== v32 ==
==> flow/design.v <==
module fpu #(
    parameter DATA_WIDTH = 32,
    parameter INST_WIDTH = 1
)(
    input                   i_clk,
    input                   i_rst_n,
    input  [DATA_WIDTH-1:0] i_data_a,
    input  [DATA_WIDTH-1:0] i_data_b,
    input  [INST_WIDTH-1:0] i_inst,
    input                   i_valid,
    output [DATA_WIDTH-1:0] o_data,
    output                  o_valid
);
    reg [DATA_WIDTH-1:0] o_data_r, o_data_w; 
    reg                  o_valid_r, o_valid_w;
    wire [30:23]          i_expo_a, i_expo_b;
    wire [22:0]           i_frag_a, i_frag_b;
    reg [30:23]           i_expo_sub;
    reg [30:23]           o_expo;
    wire                  i_sign_a, i_sign_b;
    reg [46:0]            i_frag_aa, i_frag_bb;
    reg [23:0]            i_frag_a1, i_frag_b1;
    reg [46:0]            i_frag_af, i_frag_bf;
    reg [47:0]            i_frag_o, i_frag_ma, i_frag_mb;
    reg [22:0]            i_frag_oo;
    assign o_data = o_data_r;   
    assign o_valid = o_valid_r;
    assign i_expo_a = i_data_a[30:23];
    assign i_expo_b = i_data_b[30:23];
    assign i_frag_a = i_data_a[22:0];
    assign i_frag_b = i_data_b[22:0];
    assign i_sign_a = i_data_a[DATA_WIDTH-1];
    assign i_sign_b = i_data_b[DATA_WIDTH-1];
    always @(*) begin
        i_expo_sub = 8'd0;
        o_expo     = 8'd0;
        i_frag_aa  = 47'd0;
        i_frag_bb  = 47'd0;
        i_frag_a1  = 24'd0;
        i_frag_b1  = 24'd0;
        i_frag_af  = 47'd0;
        i_frag_bf  = 47'd0;
        i_frag_o   = 48'd0;
        i_frag_ma  = 48'd0;
        i_frag_mb  = 48'd0;
        i_frag_oo  = 23'd0;
        if (i_valid) begin     
            case (i_inst) 
                1'd0: begin   
                    i_frag_a1 = {1'b1, i_frag_a};
                    i_frag_b1 = {1'b1, i_frag_b};
                    if (i_expo_a > i_expo_b) begin 
                        i_expo_sub = i_expo_a - i_expo_b;
                        i_frag_bf = {i_frag_b1, 23'b0};
                        i_frag_bb = i_frag_bf >> i_expo_sub;
                        i_frag_aa = {i_frag_a1, 23'b0};
                        o_expo = i_expo_a;
                    end
                    else begin
                        i_expo_sub = i_expo_b - i_expo_a;
                        i_frag_af = {i_frag_a1, 23'b0};
                        i_frag_aa = i_frag_af >> i_expo_sub;
                        i_frag_bb = {i_frag_b1, 23'b0};
                        o_expo = i_expo_b;
                    end
                    if (i_sign_a ^ i_sign_b) begin                        
                        if (i_frag_aa > i_frag_bb) begin
                            i_frag_o = i_frag_aa - i_frag_bb;
                            o_data_w[DATA_WIDTH-1] = i_sign_a;
                        end
                        else begin
                            i_frag_o = i_frag_bb - i_frag_aa;
                            o_data_w[DATA_WIDTH-1] = i_sign_b;
                        end
                        if (i_frag_o[46] == 1) begin
                            if (i_frag_o[22] == 1)
                                o_data_w[22:0] = i_frag_o[45:23]+1;
                            else
                                o_data_w[22:0] = i_frag_o[45:23];
                            o_data_w[30:23] = o_expo;
                        end
                        else if (i_frag_o[45] == 1) begin
                            if (i_frag_o[21] == 1)
                                o_data_w[22:0] = i_frag_o[44:22]+1;
                            else
                                o_data_w[22:0] = i_frag_o[44:22];
                            o_data_w[30:23] = o_expo - 1;
                        end
                        else if (i_frag_o[44] == 1) begin
                            if (i_frag_o[20] == 1)
                                o_data_w[22:0] = i_frag_o[43:21]+1;
                            else
                                o_data_w[22:0] = i_frag_o[43:21];
                            o_data_w[30:23] = o_expo - 2;
                        end
                        else if (i_frag_o[43] == 1) begin
                            if (i_frag_o[19] == 1)
                                o_data_w[22:0] = i_frag_o[42:20]+1;
                            else
                                o_data_w[22:0] = i_frag_o[42:20];
                            o_data_w[30:23] = o_expo - 3;
                        end
                        else if (i_frag_o[42] == 1) begin
                            if (i_frag_o[18] == 1)
                                o_data_w[22:0] = i_frag_o[41:19]+1;
                            else
                                o_data_w[22:0] = i_frag_o[41:19];
                            o_data_w[30:23] = o_expo - 4;
                        end
                        else begin
                            o_data_w[22:0] = i_frag_o[39:17];
                            o_data_w[30:23] = o_expo;                               
                        end
                    end
                    else begin
                        i_frag_o = i_frag_aa + i_frag_bb;
                        if (i_frag_o[47] == 1) begin
                            if (i_frag_o[23] == 1)
                                o_data_w[22:0] = i_frag_o[46:24]+1;
                            else
                                o_data_w[22:0] = i_frag_o[46:24];
                            o_data_w[30:23] = o_expo + 1;
                        end
                        else if (i_frag_o[46] == 1) begin
                            if (i_frag_o[22] == 1)
                                o_data_w[22:0] = i_frag_o[45:23] + 1;
                            else
                                o_data_w[22:0] = i_frag_o[45:23];
                            o_data_w[30:23] = o_expo;
                        end
                        else begin
                            o_data_w[22:0] = i_frag_o[44:12];
                            o_data_w[30:23] = o_expo - 1;
                        end
                        o_data_w[DATA_WIDTH-1] = i_sign_a;
                    end
                    o_valid_w = 1;                    
                end
                1'd1: begin
                    o_expo = i_expo_a + i_expo_b - 127;
                    o_data_w[DATA_WIDTH-1] = i_sign_a ^ i_sign_b;
                    i_frag_ma[47:24] = 24'd0;
                    i_frag_ma[23] = 1;
                    i_frag_ma[22:0] = i_frag_a;
                    i_frag_mb[47:24] = 24'd0;
                    i_frag_mb[23] = 1;
                    i_frag_mb[22:0] = i_frag_b;
                    i_frag_o = i_frag_ma * i_frag_mb;
                    if (i_frag_o[22] && i_frag_o[21]) begin
                        i_frag_o[47:23] = i_frag_o[47:23] + 1;
                    end
                    else if (i_frag_o[22] && ~i_frag_o[21]) begin 
                        i_frag_o[20] = |i_frag_o[20:0]? 1 : 0;  
                        if (i_frag_o[20] == 1)
                            i_frag_o[47:23] = i_frag_o[47:23] + 1;
                        else if (i_frag_o[23] == 1)
                            i_frag_o[47:23] = i_frag_o[47:23] + 1;
                    end
                    if (i_frag_o[47] || ~i_frag_o[46]) begin
                        if (i_frag_o[47]) begin
                            i_frag_o = i_frag_o >> 1;
                            o_expo = o_expo + 1;   
                        end  
                        if (i_frag_o[22] && i_frag_o[21]) begin
                            i_frag_o[47:23] = i_frag_o[47:23] + 1;
                        end
                        else if (i_frag_o[22] && ~i_frag_o[21]) begin 
                            i_frag_o[20] = |i_frag_o[20:0]? 1 : 0;  
                            if (i_frag_o[20] == 1)
                                i_frag_o[47:23] = i_frag_o[47:23] + 1;
                            else if (i_frag_o[23] == 1)
                                i_frag_o[47:23] = i_frag_o[47:23] + 1;
                        end
                    end
                    o_data_w[22:0] = i_frag_o[45:23];
                    o_data_w[30:23] = o_expo;
                    o_valid_w = 1;    
                end
                default: begin
                    o_data_w     = 0;
                    o_valid_w    = 1;  
                end  
            endcase
        end else begin
            o_data_w     = 0; 
            o_valid_w    = 0;  
        end
    end
    always @(posedge i_clk or negedge i_rst_n) begin
        if(~i_rst_n) begin    
            o_data_r <= 0;
            o_valid_r <= 0;
        end else begin
            o_data_r <= o_data_w;
            o_valid_r <= o_valid_w;
        end
    end
endmodule
make LEC_CHECK=0 CAP_MARGIN=20 CORE_MARGIN=2 CORE_UTILIZATION=72 CTS_CLUSTER_DIAMETER=215 CTS_CLUSTER_SIZE=36 SETUP_SLACK_MARGIN=1.07 SLEW_MARGIN=20 finish   # period 12.5 ns
run.sh (not shown) runs the stock make flow with config.mk's settings and CLKGATE_MAP_FILE=.
No final results exist for v32, since it was stopped by error GRT-0232 during global routing (5_1_grt).
What v18 does differently from v32 at the input level:
Settings: an added ABC_AREA of 1; a change of CTS_CLUSTER_SIZE from 36 to 100; a deleted CTS_CLUSTER_DIAMETER that had been 215; a deleted SETUP_SLACK_MARGIN that had been 1.07; a change of the clock period (ns, I/O delays scaled along) from 12.5 to 17.3.
## What came out
In v18 the cell area after synthesis turned out about 3.5% higher than in v32. Gate count after technology mapping went up by more than a quarter going from v32 to v18. v18 completed; timing, DRC and antenna clean. Looking at v18 and v32, the portion of the post-synthesis area used by sequential elements is a wash. Sort v18 and v32 by mux contribution to synthesized area asc -> top: v18. Per the comparison of v18 with v32, total placed cells including tap cells shows an increase of 1361; area fraction in full adders, half adders and majority gates fell 1.1 points; area of the synthesized netlist per yosys stat now sits higher; placeable core region picked up an extra about 4%. A largest non-sequential cell family by area of adder cells is what v32 shows, while simple AND/OR/NAND/NOR gates belongs to v18. The die used by v18 is larger than the one used by v32.
Edits applied to the flow inputs when going from v18 to v57:
Settings: MAX_ROUTING_LAYER: unset -> met4; ABC_AREA: 1 -> unset; PLACE_DENSITY_LB_ADDON: unset -> 0.22; CTS_CLUSTER_SIZE: 100 -> 36; the clock period (ns, I/O delays scaled along): 17.3 -> 12.5.
## What came out
v57 got as far as global routing (5_1_grt), where a tool error ended the run. Synthesized cell count of v57 falls short of that of v18 by more than 10%. Number of nets at floorplan (higher): v18. Of v18 and v57, the lower number of cell instances after yosys synthesis belongs to v57. Yosys synthesis chip area was higher in the run labelled v18. [v57 vs v18] die width: lower in v57. v57 against v18; post-placement cell count is down by more than 10%. Of v18 and v57, the run reporting the lower post-DP HPWL was v18. Synthesized area is higher on v18. v57 vs v18: number of cell rows down by a few percent. On portion of netlist area occupied by mux cells, the lower figure sits with v18, not v57.

========
// fpu: RTL as listed in full above, without the edits since
clock: 14.0 ns
lec_check: 0
cap_margin: 20
core_margin: 2
core_utilization: 40
slew_margin: 20
Then changed:
- ABC_AREA: not set -> 1
- CELL_PAD_IN_SITES_DETAIL_PLACEMENT: not set -> 1
- CELL_PAD_IN_SITES_GLOBAL_PLACEMENT: not set -> 3
- CORE_MARGIN: 2 -> 6
- CORE_UTILIZATION: 40 -> 62
- CTS_CLUSTER_DIAMETER: not set -> 209
- CTS_CLUSTER_SIZE: not set -> 18
- GPL_TIMING_DRIVEN: not set -> 1
- MAX_ROUTING_LAYER: not set -> met4
- MIN_ROUTING_LAYER: not set -> met2
- SETUP_SLACK_MARGIN: not set -> 3.98
- SLEW_MARGIN: 20 -> 35
- TNS_END_PERCENT: not set -> 65
What happened:
- Now the flow stopped in global placement without I/O (3_1_place_gp_skip_io)
- die area goes down by 29%
- synthesized cell count goes up by 31%
- synthesized area goes up by 3.5%
Then changed:
- ABC_AREA: 1 -> not set
- CELL_PAD_IN_SITES_DETAIL_PLACEMENT: 1 -> not set
- CELL_PAD_IN_SITES_GLOBAL_PLACEMENT: 3 -> not set
- CORE_MARGIN: 6 -> 2
- CORE_UTILIZATION: 62 -> 59
- CTS_CLUSTER_DIAMETER: 209 -> not set
- CTS_CLUSTER_SIZE: 18 -> not set
- GPL_TIMING_DRIVEN: 1 -> not set
- MAX_ROUTING_LAYER: met4 -> not set
- MIN_ROUTING_LAYER: met2 -> not set
- SETUP_SLACK_MARGIN: 3.98 -> -0.28
- SLEW_MARGIN: 35 -> 20
- TNS_END_PERCENT: 65 -> 35
With this change the flow produced a layout that fails on negative setup slack.
Die size is lower by 4.3%.
Area after synthesis went down by 3.4%.
Synthesized cell count shrinks by 24%.
Then changed:
- ABC_AREA: not set -> 1
- CELL_PAD_IN_SITES_DETAIL_PLACEMENT: not set -> 1
- CORE_MARGIN: 2 -> 6
- CORE_UTILIZATION: 59 -> 62
- CTS_CLUSTER_DIAMETER: not set -> 209
- CTS_CLUSTER_SIZE: not set -> 66
- GPL_TIMING_DRIVEN: not set -> 1
- MIN_ROUTING_LAYER: not set -> met2
- SETUP_SLACK_MARGIN: -0.28 -> 3.98
- SLEW_MARGIN: 20 -> 35
- TNS_END_PERCENT: 35 -> 65
Effect: Now the flow failed in detailed placement (3_5_place_dp) with DPL-0033; die area is higher by a few percent; area after synthesis is higher by a few percent; synthesized cell count came out higher by a quarter to a third.
Then changed:
- ABC_AREA: 1 -> not set
- CELL_PAD_IN_SITES_DETAIL_PLACEMENT: 1 -> not set
- CORE_MARGIN: 6 -> 2
- CORE_UTILIZATION: 62 -> 59
- CTS_CLUSTER_DIAMETER: 209 -> not set
- CTS_CLUSTER_SIZE: 66 -> not set
- GPL_TIMING_DRIVEN: 1 -> not set
- MIN_ROUTING_LAYER: met2 -> not set
- SETUP_SLACK_MARGIN: 3.98 -> -1.15
- SLEW_MARGIN: 35 -> 20
- TNS_END_PERCENT: 65 -> 5
After rerunning: This time the run finished but failed the layout checks on negative setup slack; die area is lower by about 4.3%; synthesized area is lower by about 3.4%; synthesized cell count is lower by about 24%.

========
RTL: the design.v shown in full above, as it stands there.
==> flow/config.mk <==
export PLATFORM = sky130hd
export DESIGN_NAME = fpu
export DESIGN_NICKNAME = fpu
export VERILOG_FILES = /design/flow/design.v
export SDC_FILE = /design/flow/constraint.sdc
export NUM_CORES = 4
export LEC_CHECK = 0
export CAP_MARGIN = 20
export CORE_MARGIN = 2
export CORE_UTILIZATION = 65
export CTS_CLUSTER_SIZE = 59
export MAX_ROUTING_LAYER = met4
export SLEW_MARGIN = 20
export TNS_END_PERCENT = 5
==> flow/constraint.sdc <==
create_clock -name core_clock -period 10.8 [get_ports {i_clk}]
set_input_delay 2.1600 -clock core_clock [delete_from_list [all_inputs] [get_ports {i_clk}]]
set_output_delay 2.1600 -clock core_clock [all_outputs]
set_load 0.01 [all_outputs]
The baseline did not get past global routing with ODB-0269.
Then changed:
Settings changed: CORE_UTILIZATION 65 to 11, CTS_CLUSTER_SIZE 59 to unset, MAX_ROUTING_LAYER met4 to unset, TNS_END_PERCENT 5 to unset.
Clock period 10.8 ns to 17.3 ns, I/O delays scaled along.
Effect: With this change the flow passed the timing, design-rule and antenna checks; die area goes up to 5.8 times its value; synthesized cell count is unchanged; synthesized area is unchanged.
Then changed:
Settings changed: CORE_UTILIZATION 11 to 65, CTS_CLUSTER_SIZE set to 34, SETUP_SLACK_MARGIN set to -0.78.
Clock period 17.3 ns to 11.5 ns, I/O delays scaled along.
Result:
- With this change the flow finished with setup timing left
- final area grows by 7.7%
- synthesized cell count is unchanged
- sequential share of layout area shrinks by 0.12 points
- critical path depth shrinks by 7
- sequential cell count stays the same
Then changed:
Settings changed: CTS_CLUSTER_SIZE 34 to 59, SETUP_SLACK_MARGIN -0.78 to unset.
Clock period 11.5 ns to 13.0 ns, I/O delays scaled along.
Result:
- The new run reached the layout checks and failed them: setup timing
- final cell count decreases by 11%
- worst setup slack is better by 740 ps
- global-route usage goes down by 3.5 points
- design area shrinks by 13%
Then changed:
Settings changed: CORE_UTILIZATION 65 to 58, CTS_CLUSTER_SIZE 59 to unset, SETUP_SLACK_MARGIN set to -0.78.
Clock period 13.0 ns to 10.7 ns, I/O delays scaled along.
Result: The changed run finished but fails on setup timing; first-iteration DRC count increases by a few percent; worst setup slack loses 1100 ps; synthesized area is unchanged; core utilization increases by 6.3 points; final cell count increases by about a fifth; routed wire length is higher by about a fifth.
Then changed:
Settings changed: CORE_UTILIZATION 58 to 50, SETUP_SLACK_MARGIN -0.78 to 2.23.
Clock period 10.7 ns to 7.67 ns, I/O delays scaled along.
The new run reached the layout checks and failed them: setup timing; wire length rose by 6.4%; via count is higher by 0.41%; die area climbs by 16%; cell area climbs by 8.8%.

========
== job 7870 ==
// fpu: RTL as listed in full above, without the edits since
==> flow/config.mk <==
export PLATFORM = sky130hd
export DESIGN_NAME = fpu
export DESIGN_NICKNAME = fpu
export VERILOG_FILES = /design/flow/design.v
export SDC_FILE = /design/flow/constraint.sdc
export NUM_CORES = 4
export LEC_CHECK = 0
export CAP_MARGIN = 20
export CORE_MARGIN = 2
export CORE_UTILIZATION = 64
export CTS_CLUSTER_DIAMETER = 334
export CTS_CLUSTER_SIZE = 22
export MIN_ROUTING_LAYER = met1
export PLACE_DENSITY_LB_ADDON = 0.09
export SLEW_MARGIN = 25
export TNS_END_PERCENT = 100
==> flow/constraint.sdc <==
create_clock -name core_clock -period 11.6 [get_ports {i_clk}]
set_input_delay 2.3200 -clock core_clock [delete_from_list [all_inputs] [get_ports {i_clk}]]
set_output_delay 2.3200 -clock core_clock [all_outputs]
set_load 0.01 [all_outputs]
Status: job 7870 FAILED at global routing (5_1_grt) (tool error)
Modified inputs, job 7351 compared to job 7870
Settings: clearing CTS_CLUSTER_DIAMETER, which used to be 334; clearing PLACE_DENSITY_LB_ADDON, which used to be 0.09; clearing TNS_END_PERCENT, which used to be 100; swapping 64 for 40 in CORE_UTILIZATION; clearing CTS_CLUSTER_SIZE, which used to be 22; swapping 25 for 20 in SLEW_MARGIN; clearing MIN_ROUTING_LAYER, which used to be met1; swapping 11.6 for 13.8 in the clock period (ns, I/O delays scaled along).
### Flow results
Job 7351 has completed all stages; timing, DRC and antenna checks passed. Weighted congestion reported at the end of routability-driven placement was higher in job 7870 than in job 7351. Compared with job 7870, job 7351 shows number of rows created at floorplan that has gone up by more than a quarter. Buffer count from post-CTS setup fixing was higher in the run labelled job 7870. The floorplan die width reported for job 7351 is greater than that of job 7870 by about 26%. Distinct cell type count of the synthesized netlist of job 7870 is on par with job 7351. Relative to job 7870, total placed instance area has decreased by about 5.6% in job 7351. Note that the die area recorded for job 7870 amounts to 0.63 times the value seen in job 7351. The core footprint of job 7351 was inferior to that of job 7870.
For job 1001, these inputs were changed with respect to job 7351:
Settings: SETUP_SLACK_MARGIN now -0.28, previously not set; CORE_UTILIZATION now 59, was 40; TNS_END_PERCENT now 5, previously not set; the clock period (ns, I/O delays scaled along) now 14.0, was 13.8.
Notes after the runs:
No crash in job 1001: every stage finished, but the layout fails its final checks due to negative setup slack.
As of job 1001, final weighted congestion of routability-driven global placement had risen by a little under 10% compared to job 7351.
Summary: first-pass GRT wire length, job 1001 better than job 7351
[diff] worst hold slack, job 1001 relative to job 7351: improvement
The lower post-detailed-routing wire length came out of job 1001.
Relative to job 7351, job 1001 degrades setup slack.
Job 7351 -> job 1001: number of flip-flops and latches delta 0, exact match
Relative to job 7351, combined global-route utilization of all metal layers has increased by 12 points in job 1001.
Worst slack after detailed placement: job 1001 better than job 7351
Looking at job 7351 and job 1001, the max-slew violation count is a wash.
Inputs modified between job 1001 and job 4930:
Settings: putting MIN_ROUTING_LAYER at met2 where nothing was set; putting GPL_ROUTABILITY_DRIVEN at 0 where nothing was set; swapping 59 for 40 in CORE_UTILIZATION; clearing TNS_END_PERCENT, which used to be 5; putting HOLD_SLACK_MARGIN at -0.07 where nothing was set; clearing SETUP_SLACK_MARGIN, which used to be -0.28.
Tool error GRT-0116 stopped job 4930 during global routing (5_1_grt); no final results. Compared with job 1001, in job 4930 minimum setup slack after placement lower, height of the die up about 20%, floorplan net count has remained practically unchanged, simple-gate area share of the yosys netlist stayed essentially flat, row count shows an increase of about 22%. Number of buffers on the longest clock path: job 4930 vs job 1001 identical.
